Design algorithm_top, start of the top module:
module algorithm_top (
  input  logic                 clk,
  input  logic                 rst_n,
  input  logic                 s_valid,
  output logic                 s_ready,
  input  params_pkg::in_t      s_data,
  output logic                 m_valid,
  input  logic                 m_ready,
  output params_pkg::out_t     m_data
);
clock: 4.03 ns
lec_check: 0
abc_area: 1
cap_margin: 15
cell_pad_in_sites_detail_placement: 2
cell_pad_in_sites_global_placement: 2
core_aspect_ratio: 0.92
core_margin: 3
core_utilization: 24
cts_cluster_diameter: 202
gpl_routability_driven: 1
gpl_timing_driven: 0
hold_slack_margin: 0.06
min_routing_layer: met2
slew_margin: 20
tns_end_percent: 70
run.sh (not shown) runs the stock make flow with config.mk's settings and CLKGATE_MAP_FILE=.
The baseline finished but failed the layout checks on negative setup slack.
Edit:
ABC_AREA = default   (was 1)
CAP_MARGIN = 5   (was 15)
CELL_PAD_IN_SITES_DETAIL_PLACEMENT = default   (was 2)
CELL_PAD_IN_SITES_GLOBAL_PLACEMENT = default   (was 2)
CORE_ASPECT_RATIO = default   (was 0.92)
CORE_MARGIN = 2   (was 3)
CORE_UTILIZATION = 72   (was 24)
CTS_CLUSTER_DIAMETER = 91   (was 202)
GPL_ROUTABILITY_DRIVEN = default   (was 1)
GPL_TIMING_DRIVEN = default   (was 0)
HOLD_SLACK_MARGIN = default   (was 0.06)
MIN_ROUTING_LAYER = default   (was met2)
SETUP_SLACK_MARGIN = -0.29   (was default)
TNS_END_PERCENT = default   (was 70)
clock period = 4.16 ns   (was 4.03 ns; I/O delays follow)
The changed run reached the layout checks and failed them: negative setup slack.
Fmax drops by about 13%.
Synthesized cell count falls by about 33%.
Register-to-register slack is worse by 550 ps.
Global-route usage rose by 11 points.
Non-clock buffer count increases by 393.
Wire length shrinks by about 35%.
Edit:
CAP_MARGIN = 20   (was 5)
CTS_CLUSTER_DIAMETER = 53   (was 91)
SETUP_SLACK_MARGIN = 1.15   (was -0.29)
clock period = 4.64 ns   (was 4.16 ns; I/O delays follow)
Result: The changed run ran to the end with violations: negative setup slack; global-route usage goes down by 1.3 points; core utilization goes down by 1.4 points; design area goes down by 1.6%; setup slack gains 540 ps; clock skew goes down by 31 ps.
Edit:
CORE_UTILIZATION = 40   (was 72)
CTS_CLUSTER_DIAMETER = default   (was 53)
SETUP_SLACK_MARGIN = default   (was 1.15)
clock period = 5.56 ns   (was 4.64 ns; I/O delays follow)
Effect:
- This time the run passed the timing, design-rule and antenna checks
- worst hold slack gains 44 ps
- clock-buffer cell count rises by 5
- clock skew rises by 13 ps
- cell area falls by 7.1%
- via count falls by 10%
Edit:
CORE_UTILIZATION = 64   (was 40)
clock period = 4.87 ns   (was 5.56 ns; I/O delays follow)
Result:
- Now the flow finished but failed the layout checks on negative setup slack
- routed wire length grows by 3.3%
- setup slack loses 370 ps
- design area grows by 1.9%
- sequential share of layout area shrinks by 0.47 points
- via count grows by 2.9%
- worst hold slack loses 55 ps
- utilization grows by 28 points

* * *

algorithm_top again, from the RTL that the note above started with.
Settings: LEC_CHECK=0, CAP_MARGIN=20, CORE_MARGIN=2, CORE_UTILIZATION=65, SLEW_MARGIN=20; clock period 4.01 ns.
The starting point finished but failed the layout checks on setup timing.
Then changed:
CORE_UTILIZATION = 30   (was 65)
clock period = 5.56 ns   (was 4.01 ns; I/O delays follow)
After rerunning: Now the flow completed with no timing, DRC or antenna violations. Wire length goes down by 11%. Final cell count goes up by 10%. Setup slack improved by 1200 ps. Die size goes up by 120%. Utilization goes down by 46 points. Clock-buffer cell count goes down by 11. Cell area goes down by 8.7%.
Then changed:
CAP_MARGIN = 10   (was 20)
CORE_UTILIZATION = 72   (was 30)
CTS_CLUSTER_DIAMETER = 340   (was default)
PLACE_DENSITY = 0.64   (was default)
clock period = 4.88 ns   (was 5.56 ns; I/O delays follow)
=>
- This time the run finished but failed the layout checks on setup timing
- global-route usage climbs by 19 points
- count of clock-buffer cells in the layout goes down by 1
- core utilization rose by 47 points
Then changed:
CAP_MARGIN = 20   (was 10)
CORE_MARGIN = 8   (was 2)
CORE_UTILIZATION = 40   (was 72)
CTS_CLUSTER_DIAMETER = default   (was 340)
PLACE_DENSITY = default   (was 0.64)
PLACE_DENSITY_LB_ADDON = 0.19   (was default)
clock period = 6.0 ns   (was 4.88 ns; I/O delays follow)
The changed run went through all stages and came out clean.
Global-route usage is lower by 16 points.
Cell count rises by roughly a tenth.
Routed wire length falls slightly.
Setup slack gets better by 670 ps.
Area after synthesis does not change.
Clock-buffer cell count came out higher by 25.
Worst hold slack stays flat.
Core utilization went down by 36 points.
Cell area shrinks slightly.
Then changed:
ABC_AREA = 1   (was default)
CAP_MARGIN = 35   (was 20)
CORE_ASPECT_RATIO = 0.92   (was default)
CORE_MARGIN = 7   (was 8)
CTS_CLUSTER_DIAMETER = 346   (was default)
MIN_ROUTING_LAYER = met2   (was default)
PLACE_DENSITY_LB_ADDON = default   (was 0.19)
Outcome: The changed run passed the timing, design-rule and antenna checks. Wire length rises by 39%. Global-route usage rises by 13 points. Cell count rises by 41%. Clock-buffer cell count falls by 13. Core utilization falls by 0.32 points. Synthesized area rises by about 14%. Design area rises by about 13%. Die area rises by 13%.
Then changed:
ABC_AREA = 0   (was 1)
CELL_PAD_IN_SITES_DETAIL_PLACEMENT = 2   (was default)
CORE_MARGIN = 3   (was 7)
CORE_UTILIZATION = 24   (was 40)
GPL_ROUTABILITY_DRIVEN = 0   (was default)
GPL_TIMING_DRIVEN = 0   (was default)
HOLD_SLACK_MARGIN = -0.09   (was default)
clock period = 4.03 ns   (was 6.0 ns; I/O delays follow)
=>
- The changed run stopped in global routing on GRT-0232
- synthesized area shrinks by 13%
- die area went up by 40%
- synthesized cell count fell by 33%

* * *

fjord:
Starting RTL as in the previous note.
clock: 4.86 ns
lec_check: 0
cap_margin: 20
core_margin: 2
core_utilization: 72
cts_cluster_diameter: 98
place_density_lb_addon: 0.01
setup_slack_margin: 1.38
slew_margin: 20
fjord: complete, dirty (setup timing)
diff inputs: fjord => yarrow
- changing CAP_MARGIN from 20 to 40
- changing SETUP_SLACK_MARGIN from 1.38 to 0.22
- changing PLACE_DENSITY_LB_ADDON from 0.01 to 0.0
- setting CTS_CLUSTER_SIZE to 15 for the first time
- changing CTS_CLUSTER_DIAMETER from 98 to 320
- changing the clock period (ns, I/O delays scaled along) from 4.86 to 1.57
Results
yarrow failed in global routing (5_1_grt) with GRT-0116. Per the comparison of yarrow with fjord, post-detailed-placement cell area +21%, number of post-CTS setup repair buffers -65, total clock buffers created by CTS -about 30%, count of placed standard cells including taps +1,818.
Here is what was changed in the inputs of nickel compared with yarrow.
- CORE_UTILIZATION: 72 -> 40
- CTS_CLUSTER_SIZE: 15 -> unset
- CTS_CLUSTER_DIAMETER: 320 -> unset
- CAP_MARGIN: 40 -> 20
- SETUP_SLACK_MARGIN: 0.22 -> unset
- PLACE_DENSITY_LB_ADDON: 0.0 -> unset
- the clock period (ns, I/O delays scaled along): 1.57 -> 6.0
### Flow results
- nickel | status: complete | timing, DRC, antenna: pass
- What nickel reported for die area has to be multiplied by 0.56 to get the figure for yarrow.
- Compared with yarrow, nickel shows a area of the placeable core that is about 80% higher.
- The area of the synthesized netlist per yosys stat of yarrow and that of nickel are within noise of each other.
- [compare] base=yarrow new=nickel: buffer count from post-CTS setup fixing lower, post-placement cell area lower.
Edits applied to the flow inputs when going from nickel to lagoon:
- changing CORE_UTILIZATION from 40 to 18
- changing the clock period (ns, I/O delays scaled along) from 6.0 to 7.72
--- outcome ---
- lagoon: no failed stages, no open violations at the end
- Final setup skew: nickel and lagoon compared, lower one is lagoon
- Changes observed in lagoon relative to nickel: number of vias per cell lost 24%, final non-filler cell total saw an increase.
- Compared with nickel, in lagoon multi-input logic cell count held, inserted tap cell count went up 3,161, logic gate fraction of the total cell area went down 2.2 points.

* * *

Starting RTL as in the previous note.
export LEC_CHECK = 0
export CAP_MARGIN = 20
export CORE_ASPECT_RATIO = 0.72
export CORE_MARGIN = 2
export CORE_UTILIZATION = 72
export CTS_CLUSTER_DIAMETER = 317
export GPL_ROUTABILITY_DRIVEN = 1
export SETUP_SLACK_MARGIN = -0.41
export SLEW_MARGIN = 15
create_clock -name core_clock -period 4.09 [get_ports {clk}]
The starting point finished but fails on negative setup slack.
Next try:
Settings changed: SETUP_SLACK_MARGIN -0.41 to 1.28.
Clock period 4.09 ns to 4.98 ns, I/O delays scaled along.
The new run produced a layout that fails on negative setup slack.
Worst setup slack gains 0.87 ns.
Maximum frequency came out lower by 0.38%.
Worst hold slack gets better by 0.12 ns.
Synthesized area stays the same.
Count of clock-buffer cells in the layout is unchanged.
Via count fell by about 3.8%.
Wire length drops by about 3.2%.
Non-clock buffer count came out lower by 427.
Sequential cell count stays the same.
Clock skew drops by 0.0064 ns.
Next try:
Settings changed: ABC_AREA set to 1, CAP_MARGIN 20 to 15, CORE_ASPECT_RATIO 0.72 to 0.65, CORE_UTILIZATION 72 to 68, SETUP_SLACK_MARGIN 1.28 to 1.01, TNS_END_PERCENT set to 5.
Clock period 4.98 ns to 3.53 ns, I/O delays scaled along.
Outcome: The changed run finished with negative setup slack left; core utilization goes down by 2.1 points; wire length goes up by well over a third; worst setup slack got worse by 1.4 ns; register-to-register slack got worse by 1.4 ns; synthesized cell count goes up by well over a third; design area goes up by about a fifth; global-route usage goes up by 6.7 points; non-clock buffer count goes up by 451; synthesized area goes up by about a fifth.

* * *

The RTL this note starts from:
==> flow/design.v <==
package params_pkg;
  parameter int COEFF_WIDTH    = 16;  
  parameter int DATA_WIDTH     = 12;  
  parameter int OUTPUT_WIDTH   = 16;  
  parameter int PIPELINE_DEPTH = 5;   
  parameter int NUM_TAPS       = 16;  
  parameter int INPUT_FRAC     = 11;  
  parameter int COEFF_FRAC     = 14;  
  parameter int OUTPUT_FRAC    = 14;  
  parameter int ACC_WIDTH      = 32;  
  localparam int PROD_WIDTH = DATA_WIDTH + COEFF_WIDTH;  
  localparam int SHIFT_RIGHT = (INPUT_FRAC + COEFF_FRAC) - OUTPUT_FRAC;  
  typedef logic signed [DATA_WIDTH-1:0]    in_t;
  typedef logic signed [COEFF_WIDTH-1:0]  coeff_t;
  typedef logic signed [PROD_WIDTH-1:0]   prod_t;
  typedef logic signed [ACC_WIDTH-1:0]    acc_t;
  typedef logic signed [OUTPUT_WIDTH-1:0] out_t;
  localparam logic [NUM_TAPS*COEFF_WIDTH-1:0] COEFF_ROM = {
    -16'sd28,
    -16'sd1014,
    -16'sd1589,
    -16'sd1638,
    -16'sd1153,
    -16'sd261,
    16'sd790,
    16'sd1710,
    16'sd2177,
    16'sd2110,
    16'sd1594,
    16'sd845,
    16'sd184,
    -16'sd179,
    -16'sd226,
    -16'sd116
  };
endpackage
import params_pkg::*;
module algorithm_core (
  input  logic                 clk,
  input  logic                 rst_n,
  input  logic                 s_valid,
  output logic                 s_ready,
  input  params_pkg::in_t      s_data,
  output logic                 m_valid,
  input  logic                 m_ready,
  output params_pkg::out_t     m_data
);
  assign s_ready = 1'b1;
  logic signed [DATA_WIDTH-1:0] samples [0:NUM_TAPS-1];
  logic valid_pipe [0:PIPELINE_DEPTH];
  logic signed [PROD_WIDTH-1:0] prods_comb [0:NUM_TAPS-1];
  params_pkg::acc_t prod_ext_comb [0:NUM_TAPS-1];
  params_pkg::acc_t stage_prod_reg   [0:NUM_TAPS-1];  
  params_pkg::acc_t stage_sum8_reg   [0:8-1];        
  params_pkg::acc_t stage_sum4_reg   [0:4-1];        
  params_pkg::acc_t stage_sum2_reg   [0:2-1];        
  params_pkg::acc_t stage_final_reg;                 
  genvar i;
  generate
    for (i = 0; i < NUM_TAPS; i++) begin : PROD_COMB
      always_comb begin
        prods_comb[i] = $signed(samples[i]) * $signed(COEFF_ROM[i*COEFF_WIDTH +: COEFF_WIDTH]);
        prod_ext_comb[i] = $signed({{(ACC_WIDTH-PROD_WIDTH){prods_comb[i][PROD_WIDTH-1]}}, prods_comb[i]});
      end
    end
  endgenerate
  integer idx;
  always_ff @(posedge clk or negedge rst_n) begin
    if (!rst_n) begin
      for (idx = 0; idx < NUM_TAPS; idx = idx + 1) begin
        samples[idx] <= '0;
      end
      for (idx = 0; idx <= PIPELINE_DEPTH; idx = idx + 1) begin
        valid_pipe[idx] <= 1'b0;
      end
      for (idx = 0; idx < NUM_TAPS; idx = idx + 1) begin
        stage_prod_reg[idx] <= '0;
      end
      for (idx = 0; idx < 8; idx = idx + 1) begin
        stage_sum8_reg[idx] <= '0;
      end
      for (idx = 0; idx < 4; idx = idx + 1) begin
        stage_sum4_reg[idx] <= '0;
      end
      for (idx = 0; idx < 2; idx = idx + 1) begin
        stage_sum2_reg[idx] <= '0;
      end
      stage_final_reg <= '0;
    end else begin
      if (s_valid && s_ready) begin
        for (idx = NUM_TAPS-1; idx >= 1; idx = idx - 1) begin
          samples[idx] <= samples[idx-1];
        end
        samples[0] <= s_data;
      end
      valid_pipe[0] <= s_valid & s_ready;
      for (idx = 0; idx < PIPELINE_DEPTH; idx = idx + 1) begin
        valid_pipe[idx+1] <= valid_pipe[idx];
      end
      for (idx = 0; idx < NUM_TAPS; idx = idx + 1) begin
        stage_prod_reg[idx] <= prod_ext_comb[idx];
      end
      for (idx = 0; idx < 8; idx = idx + 1) begin
        stage_sum8_reg[idx] <= stage_prod_reg[2*idx] + stage_prod_reg[2*idx + 1];
      end
      for (idx = 0; idx < 4; idx = idx + 1) begin
        stage_sum4_reg[idx] <= stage_sum8_reg[2*idx] + stage_sum8_reg[2*idx + 1];
      end
      for (idx = 0; idx < 2; idx = idx + 1) begin
        stage_sum2_reg[idx] <= stage_sum4_reg[2*idx] + stage_sum4_reg[2*idx + 1];
      end
      stage_final_reg <= stage_sum2_reg[0] + stage_sum2_reg[1];
    end
  end
  logic signed [ACC_WIDTH-1:0] shifted_acc;
  always_comb begin
    if (SHIFT_RIGHT >= 0)
      shifted_acc = $signed(stage_final_reg) >>> SHIFT_RIGHT;
    else
      shifted_acc = $signed(stage_final_reg) <<< (-SHIFT_RIGHT);
  end
  assign m_data  = params_pkg::out_t'(shifted_acc[OUTPUT_WIDTH-1:0]);
  assign m_valid = valid_pipe[PIPELINE_DEPTH];
endmodule
import params_pkg::*;
module algorithm_top (
  input  logic                 clk,
  input  logic                 rst_n,
  input  logic                 s_valid,
  output logic                 s_ready,
  input  params_pkg::in_t      s_data,
  output logic                 m_valid,
  input  logic                 m_ready,
  output params_pkg::out_t     m_data
);
  algorithm_core u_core (
    .clk      (clk),
    .rst_n    (rst_n),
    .s_valid  (s_valid),
    .s_ready  (s_ready),
    .s_data   (s_data),
    .m_valid  (m_valid),
    .m_ready  (m_ready),
    .m_data   (m_data)
  );
endmodule
make LEC_CHECK=0 ABC_AREA=1 CAP_MARGIN=0 CORE_MARGIN=8 CORE_UTILIZATION=40 CTS_CLUSTER_SIZE=77 GPL_ROUTABILITY_DRIVEN=0 PLACE_DENSITY_LB_ADDON=0.16 SETUP_SLACK_MARGIN=-0.0 SLEW_MARGIN=20 finish   # period 6.0 ns
The starting point completed without violations.
==> next run, changes <==
Settings changed: ABC_AREA 1 to default, CORE_MARGIN 8 to 2, CORE_UTILIZATION 40 to 72, CTS_CLUSTER_SIZE 77 to 49, GPL_ROUTABILITY_DRIVEN 0 to default, PLACE_DENSITY_LB_ADDON 0.16 to 0.0, SETUP_SLACK_MARGIN -0.0 to 0.45.
Clock period 6.0 ns to 1.57 ns, I/O delays scaled along.
Result: The new run died in clock tree synthesis (4_1_cts). Area after synthesis falls by 13%. Die area falls by 54%. Synthesized cell count falls by 33%.
==> next run, changes <==
Settings changed: CAP_MARGIN 0 to 20, CTS_CLUSTER_SIZE 49 to default, PLACE_DENSITY from default to 0.64, PLACE_DENSITY_LB_ADDON 0.0 to default, SETUP_SLACK_MARGIN 0.45 to default.
Clock period 1.57 ns to 4.88 ns, I/O delays scaled along.
Outcome: Now the flow completed and failed the layout checks on negative setup slack; die area does not change; synthesized cell count is unchanged; synthesized area is unchanged.
==> next run, changes <==
Settings changed: CAP_MARGIN 20 to 40, CTS_CLUSTER_DIAMETER from default to 320, CTS_CLUSTER_SIZE from default to 26, PLACE_DENSITY 0.64 to default, PLACE_DENSITY_LB_ADDON from default to 0.0, SETUP_SLACK_MARGIN from default to 0.14.
Clock period 4.88 ns to 1.57 ns, I/O delays scaled along.
- With this change the flow stopped in global routing (5_1_grt)
- die area is unchanged
- area after synthesis stays the same
- synthesized cell count stays the same
